job 5369:
==> flow/design.v <==
module MAC_Unit #(parameter WIDTH=32) (
    input logic clk,
    input logic reset,
    input  logic [WIDTH-1:0] a,
    input  logic [WIDTH-1:0] b,
    output logic [WIDTH*2-1:0] result
);
    logic [WIDTH-1:0] a_reg, b_reg;
    logic [WIDTH*2-1:0] mult_result;  
    always_ff@(posedge clk or posedge reset) begin
        if (reset) begin
            a_reg <= '0;
            b_reg <= '0;
            mult_result <= '0;
            result <= '0;
        end else begin
            a_reg <= a;
            b_reg <= b;
            mult_result <= a_reg * b_reg;  
            result <= mult_result + result;  
        end 
    end
endmodule
Settings: LEC_CHECK=0, ABC_AREA=1, CAP_MARGIN=0, CORE_MARGIN=2, CORE_UTILIZATION=72, CTS_CLUSTER_DIAMETER=305, CTS_CLUSTER_SIZE=42, HOLD_SLACK_MARGIN=0.29, PLACE_DENSITY=0.64, SLEW_MARGIN=20; clock period 6.46 ns.
run.sh (not shown) runs the stock make flow with config.mk's settings and CLKGATE_MAP_FILE=.
Finished, but not clean: job 5369, with negative setup slack.
Setup changes, job 5369 to job 5941
Settings: a deleted ABC_AREA that had been 1; a change of CORE_UTILIZATION from 72 to 40; a deleted CTS_CLUSTER_DIAMETER that had been 305; a change of CAP_MARGIN from 0 to 20; a deleted HOLD_SLACK_MARGIN that had been 0.29; a deleted CTS_CLUSTER_SIZE that had been 42; a deleted PLACE_DENSITY that had been 0.64; a change of the clock period (ns, I/O delays scaled along) from 6.46 to 8.79.
==> comparison <==
Job 5941: flow completed, timing, DRC and antenna clean
In the reports for job 5369 and job 5941, the smaller final hold slack belongs to job 5941.
Job 5369 → job 5941: register-to-register path setup slack went up by 680 ps; global routing usage on met2 went down; total track usage saw a decrease.
## Diff of input files: job 3168 against job 5941
Settings: the clock period (ns, I/O delays scaled along): 8.79 -> 9.0.
[summary]
Against job 5941, cell depth of the worst setup path in job 3168 rose by a few percent.
Job 3168 vs. job 5941: post-layout instance area level, count of flip-flops with a built-in enable after synthesis neither gained nor lost much, total detailed-routing wirelength went up by about 3.8%.
The source of the critical timing path comes out a_reg[10] in one run and a_reg[12] in the other, namely in job 3168 and job 5941 respectively.
There was hardly any difference in fraction of area in multi-input gates between job 3168 and job 5941.
Delta (job 3168 minus job 5941): final non-filler cell total shows no meaningful change; number of vias per cell has increased.
Job 3168 vs job 5941: number of inserted diodes up in job 3168
Going from job 5941 to job 3168, post-layout period usage of the worst path now larger; growth of design area from synthesis to finish essentially unchanged.
Job 3168 vs job 5941: pre-CTS setup slack down in job 3168

---

Setup of exp/onyx:
Starts from the design.v that is shown in full above.
==> flow/config.mk <==
export PLATFORM = sky130hd
export DESIGN_NAME = MAC_Unit
export DESIGN_NICKNAME = MAC_Unit
export VERILOG_FILES = /design/flow/design.v
export SDC_FILE = /design/flow/constraint.sdc
export NUM_CORES = 4
export LEC_CHECK = 0
export ABC_AREA = 1
export CAP_MARGIN = 20
export CORE_MARGIN = 2
export CORE_UTILIZATION = 72
export CTS_CLUSTER_DIAMETER = 379
export CTS_CLUSTER_SIZE = 100
export PLACE_DENSITY = 0.37
export SETUP_SLACK_MARGIN = 1.22
export SLEW_MARGIN = 20
export TNS_END_PERCENT = 15
==> flow/constraint.sdc <==
create_clock -name core_clock -period 4.49 [get_ports {clk}]
set_input_delay 0.8980 -clock core_clock [delete_from_list [all_inputs] [get_ports {clk}]]
set_output_delay 0.8980 -clock core_clock [all_outputs]
set_load 0.01 [all_outputs]
exp/onyx failed in global routing with GRT-0116.
The following lists how exp/yarrow was set up differently from exp/onyx:
- swapping 1.22 for -0.43 in SETUP_SLACK_MARGIN
- clearing ABC_AREA, which used to be 1
- clearing PLACE_DENSITY, which used to be 0.37
- swapping 100 for 15 in CTS_CLUSTER_SIZE
- clearing CTS_CLUSTER_DIAMETER, which used to be 379
- clearing TNS_END_PERCENT, which used to be 15
- swapping 4.49 for 7.36 in the clock period (ns, I/O delays scaled along)
### Flow results
- Status exp/yarrow: flow complete, layout not clean - setup timing
- exp/yarrow: post-placement worst setup slack 1.89 ns above exp/onyx
- Synthesized area per cell ends up lower on exp/onyx.
- Relative to exp/onyx, die area has decreased by 7000 um^2 in exp/yarrow.
- Against exp/onyx, total number of placement rows in exp/yarrow fell by a few percent.
Input changes introduced in exp/juniper (baseline for comparison: exp/yarrow):
- CAP_MARGIN changed from 20 to 0
- SETUP_SLACK_MARGIN removed (was -0.43)
- CTS_CLUSTER_SIZE changed from 15 to 42
- CTS_CLUSTER_DIAMETER newly set to 305
- the clock period (ns, I/O delays scaled along) changed from 7.36 to 6.46
Notes after the runs:
Although it ran to completion, exp/juniper produced a layout that fails the final checks because of setup timing.
Worst max-slew margin expressed relative to the limit for exp/juniper is higher than for exp/yarrow.
| largest fanout of any net on the critical path | higher: exp/yarrow |
Number of antenna cells inserted, exp/yarrow and exp/juniper: larger value in exp/juniper
Global-route usage: exp/juniper vs exp/yarrow up 1.3 points
The following lists how exp/tundra was set up differently from exp/juniper:
- a deleted CTS_CLUSTER_DIAMETER that had been 305
- a deleted CTS_CLUSTER_SIZE that had been 42
- a change of CORE_UTILIZATION from 72 to 18
- a change of CAP_MARGIN from 0 to 20
- a change of the clock period (ns, I/O delays scaled along) from 6.46 to 8.79
Results
- Of exp/tundra and exp/juniper, the run reporting the lower x dimension of the die was exp/juniper.
- Having completed the whole flow, exp/tundra delivered a layout that passed the timing, design-rule and antenna checks.
- The run showing the smaller routed wire length is exp/tundra.
- Final non-filler cell area ended up 1900 um^2 lower on exp/tundra than on exp/juniper.
- Re xor and xnor fraction of the mapped netlist area: no difference whatsoever between exp/tundra and exp/juniper.

---

## run A
Starts from the design.v that is shown in full above.
export LEC_CHECK = 0
export CAP_MARGIN = 20
export CORE_MARGIN = 2
export CORE_UTILIZATION = 72
export PLACE_DENSITY = 0.35
export SETUP_SLACK_MARGIN = 2.23
export SLEW_MARGIN = 20
create_clock -name core_clock -period 8.96 [get_ports {clk}]
Run A finished all stages; the layout is clean.
#### Input delta (run B over run A)
- removing PLACE_DENSITY (formerly 0.35)
- removing SETUP_SLACK_MARGIN (formerly 2.23)
## What came out
In run B relative to run A, filler cell count in the final layout had gone up by more than 10%. Proportion of final cell area spent on non-clock buffers (run B over run A): decrease, 3.4 points. Diff run A -> run B: total wirelength of the detailed-routed design fell 11%; final area fell 3100 um2; slew at the pin closest to its max-slew limit rose 0.23 ns; required time reported for the critical path endpoint rose 0.03 ns; HPWL reported at the end of detailed placement rose 0.90%.
## Diff of input files: run C against run B
- putting PLACE_DENSITY_LB_ADDON at 0.26 where nothing was set
- swapping 8.96 for 7.36 in the clock period (ns, I/O delays scaled along)
## What came out
- [flow] run C | stages: complete | final checks: fail | reason: setup timing
- Relative to run B, the data arrival time of the worst path of run C is lower by 0.53 ns.
- Comparing run B against run C, there is no change at all in average cell area after synthesis.
- Delta (run C minus run B): count of filler cells inserted in the layout now sits lower, gate count after technology mapping now sits at about the same level, HPWL after detailed placement now sits higher, combinational gate area now sits higher.
- Final net count came out higher on run C than on run B.
- Run C ended with less worst setup slack after layout than run B.
- Compared with run B, in run C worst slack at placement down 1.05 ns; shortest period the worst path allows down 0.54 ns.
Edits applied to the flow inputs when going from run C to run D:
- CTS_CLUSTER_SIZE newly set to 100
- CORE_UTILIZATION changed from 72 to 62
- PLACE_DENSITY_LB_ADDON removed (was 0.26)
- ABC_AREA newly set to 1
- the clock period (ns, I/O delays scaled along) changed from 7.36 to 4.49
[summary]
- Final checks on run D, whose flow otherwise completed, came back failing, citing setup timing.
- Run D vs run C: number of multi-input logic gates up by more than a quarter

---

== cedar ==
RTL: the design.v shown in full above, as it stands there.
Settings: LEC_CHECK=0, ABC_AREA=0, CAP_MARGIN=5, CELL_PAD_IN_SITES_DETAIL_PLACEMENT=2, CELL_PAD_IN_SITES_GLOBAL_PLACEMENT=1, CORE_ASPECT_RATIO=0.93, CORE_MARGIN=6, CORE_UTILIZATION=40, CTS_CLUSTER_DIAMETER=249, PLACE_DENSITY_LB_ADDON=0.1, SLEW_MARGIN=35, TNS_END_PERCENT=25; clock period 9.19 ns.
Looking at the reports, cedar completed the entire flow and the layout it produced met the timing, design-rule and antenna checks.
### cedar -> zinc
==> flow/config.mk <==
export PLATFORM = sky130hd
export DESIGN_NAME = MAC_Unit
export DESIGN_NICKNAME = MAC_Unit
export VERILOG_FILES = /design/flow/design.v
export SDC_FILE = /design/flow/constraint.sdc
export NUM_CORES = 4
export LEC_CHECK = 0
export ABC_AREA = 1
export CAP_MARGIN = 5
export CELL_PAD_IN_SITES_GLOBAL_PLACEMENT = 1
export CORE_ASPECT_RATIO = 0.92
export CORE_MARGIN = 6
export CORE_UTILIZATION = 40
export SLEW_MARGIN = 20
==> flow/constraint.sdc <==
create_clock -name core_clock -period 9.0 [get_ports {clk}]
set_input_delay 1.8000 -clock core_clock [delete_from_list [all_inputs] [get_ports {clk}]]
set_output_delay 1.8000 -clock core_clock [all_outputs]
set_load 0.01 [all_outputs]
==> results <==
- From cedar to zinc the numbers moved as follows: register area dropped 0.54%, instance area after placement climbed about 11%, routed wire length climbed about 12%, clock-pin slew of the registers on the worst-case setup and hold paths barely changed.
- Comparing zinc with cedar, the global-route usage came out essentially unchanged.
- zinc vs cedar: placeable core region up in zinc
- Summary: with cedar as the reference, critical path depth in zinc moved down by more than 10%.
- Looking at final cell count, zinc sits about 38% above cedar.
Inputs modified between zinc and xenon:
==> flow/config.mk <==
export PLATFORM = sky130hd
export DESIGN_NAME = MAC_Unit
export DESIGN_NICKNAME = MAC_Unit
export VERILOG_FILES = /design/flow/design.v
export SDC_FILE = /design/flow/constraint.sdc
export NUM_CORES = 4
export LEC_CHECK = 0
export CAP_MARGIN = 20
export CORE_MARGIN = 2
export CORE_UTILIZATION = 72
export PLACE_DENSITY_LB_ADDON = 0.24
export SLEW_MARGIN = 20
==> flow/constraint.sdc <==
create_clock -name core_clock -period 7.29 [get_ports {clk}]
set_input_delay 1.4580 -clock core_clock [delete_from_list [all_inputs] [get_ports {clk}]]
set_output_delay 1.4580 -clock core_clock [all_outputs]
set_load 0.01 [all_outputs]
==> results <==
- The final report for xenon shows a completed flow and a layout that fails verification, specifically negative setup slack.
- Diff zinc -> xenon: worst-case headroom to the max-slew limit saw an increase, maximum cell stage delay along the critical path went down 0.29 ns, setup violation total in the final timing report went up by 35, clock buffer instance count of the final layout went up 2.
- Taking zinc as the reference, in xenon share of the core filled with cells in the final layout climbed 40 points, routed length per placed instance +20%, total length of routed met2 wires shrank by about 16%.
Relative to xenon, the following input files were edited for amber:
diff --git a/flow/config.mk b/flow/config.mk
--- a/flow/config.mk
+++ b/flow/config.mk
@@ -7,2 +7,3 @@
 export LEC_CHECK = 0
+export ABC_AREA = 1
 export CAP_MARGIN = 20
@@ -10,3 +11,6 @@
 export CORE_UTILIZATION = 72
-export PLACE_DENSITY_LB_ADDON = 0.24
+export CTS_CLUSTER_DIAMETER = 376
+export CTS_CLUSTER_SIZE = 98
+export HOLD_SLACK_MARGIN = -0.08
 export SLEW_MARGIN = 20
+export TNS_END_PERCENT = 5
==> flow/constraint.sdc <==
create_clock -name core_clock -period 4.88 [get_ports {clk}]
set_input_delay 0.9760 -clock core_clock [delete_from_list [all_inputs] [get_ports {clk}]]
set_output_delay 0.9760 -clock core_clock [all_outputs]
set_load 0.01 [all_outputs]
## What came out
- Final checks on amber, whose flow otherwise completed, came back failing, citing negative setup slack.
- Every stage of xenon finished as expected; the final checks, on the other hand, flagged negative setup slack, which means the layout fails.
- Cmp xenon and amber / final design instance area without fill / lower: xenon
- The number of cells in the yosys synthesis report reported for amber is greater than that of xenon by 47%.
- Re number of global-route vias before repair: xenon and amber aren't equal, and the higher value belongs to amber.
- amber — clock period minus worst slack 1.52 ns lower, xenon as reference
diff inputs: amber => harbor
diff --git a/flow/config.mk b/flow/config.mk
--- a/flow/config.mk
+++ b/flow/config.mk
@@ -10,7 +10,7 @@
 export CORE_MARGIN = 2
-export CORE_UTILIZATION = 72
-export CTS_CLUSTER_DIAMETER = 376
+export CORE_UTILIZATION = 50
+export CTS_CLUSTER_DIAMETER = 383
 export CTS_CLUSTER_SIZE = 98
-export HOLD_SLACK_MARGIN = -0.08
+export MAX_ROUTING_LAYER = met4
 export SLEW_MARGIN = 20
-export TNS_END_PERCENT = 5
+export TNS_END_PERCENT = 30
==> flow/constraint.sdc <==
create_clock -name core_clock -period 9.0 [get_ports {clk}]
set_input_delay 1.8000 -clock core_clock [delete_from_list [all_inputs] [get_ports {clk}]]
set_output_delay 1.8000 -clock core_clock [all_outputs]
set_load 0.01 [all_outputs]
## What came out
The met2 track utilization from global routing of harbor falls short of that of amber by 19 points. amber has higher final critical-path share of the clock period than harbor. In the tables for harbor and amber, post-cts repair resize count reads higher with amber. Diff amber -> harbor | length in cells of the worst reg-to-reg path | up by a few percent. Compared with amber, harbor shows a lower number of endpoints failing setup at the final stage. Compared with amber, harbor shows a non-clock buffer instance count of the final layout that is 338 lower. Per the final summary, harbor finished and its layout is clean on timing, DRC and antenna.
Setup changes, harbor to indigo
diff --git a/flow/config.mk b/flow/config.mk
--- a/flow/config.mk
+++ b/flow/config.mk
@@ -7,9 +7,11 @@
 export LEC_CHECK = 0
-export ABC_AREA = 1
+export ABC_AREA = 0
 export CAP_MARGIN = 20
-export CORE_MARGIN = 2
-export CORE_UTILIZATION = 50
-export CTS_CLUSTER_DIAMETER = 383
+export CORE_ASPECT_RATIO = 0.5
+export CORE_MARGIN = 7
+export CORE_UTILIZATION = 64
+export CTS_CLUSTER_DIAMETER = 258
 export CTS_CLUSTER_SIZE = 98
 export MAX_ROUTING_LAYER = met4
+export PLACE_DENSITY = 0.42
 export SLEW_MARGIN = 20
Results
- Compared indigo vs harbor, and tightest slew margin relative to the limit is down in indigo.
- When indigo is set beside harbor, its layout overhead on the synthesized area turns out to be 0.24 points smaller.
- | count of inserted antenna diode cells | lower: harbor |
- Post-synthesis simple-gate area fraction is lower on indigo
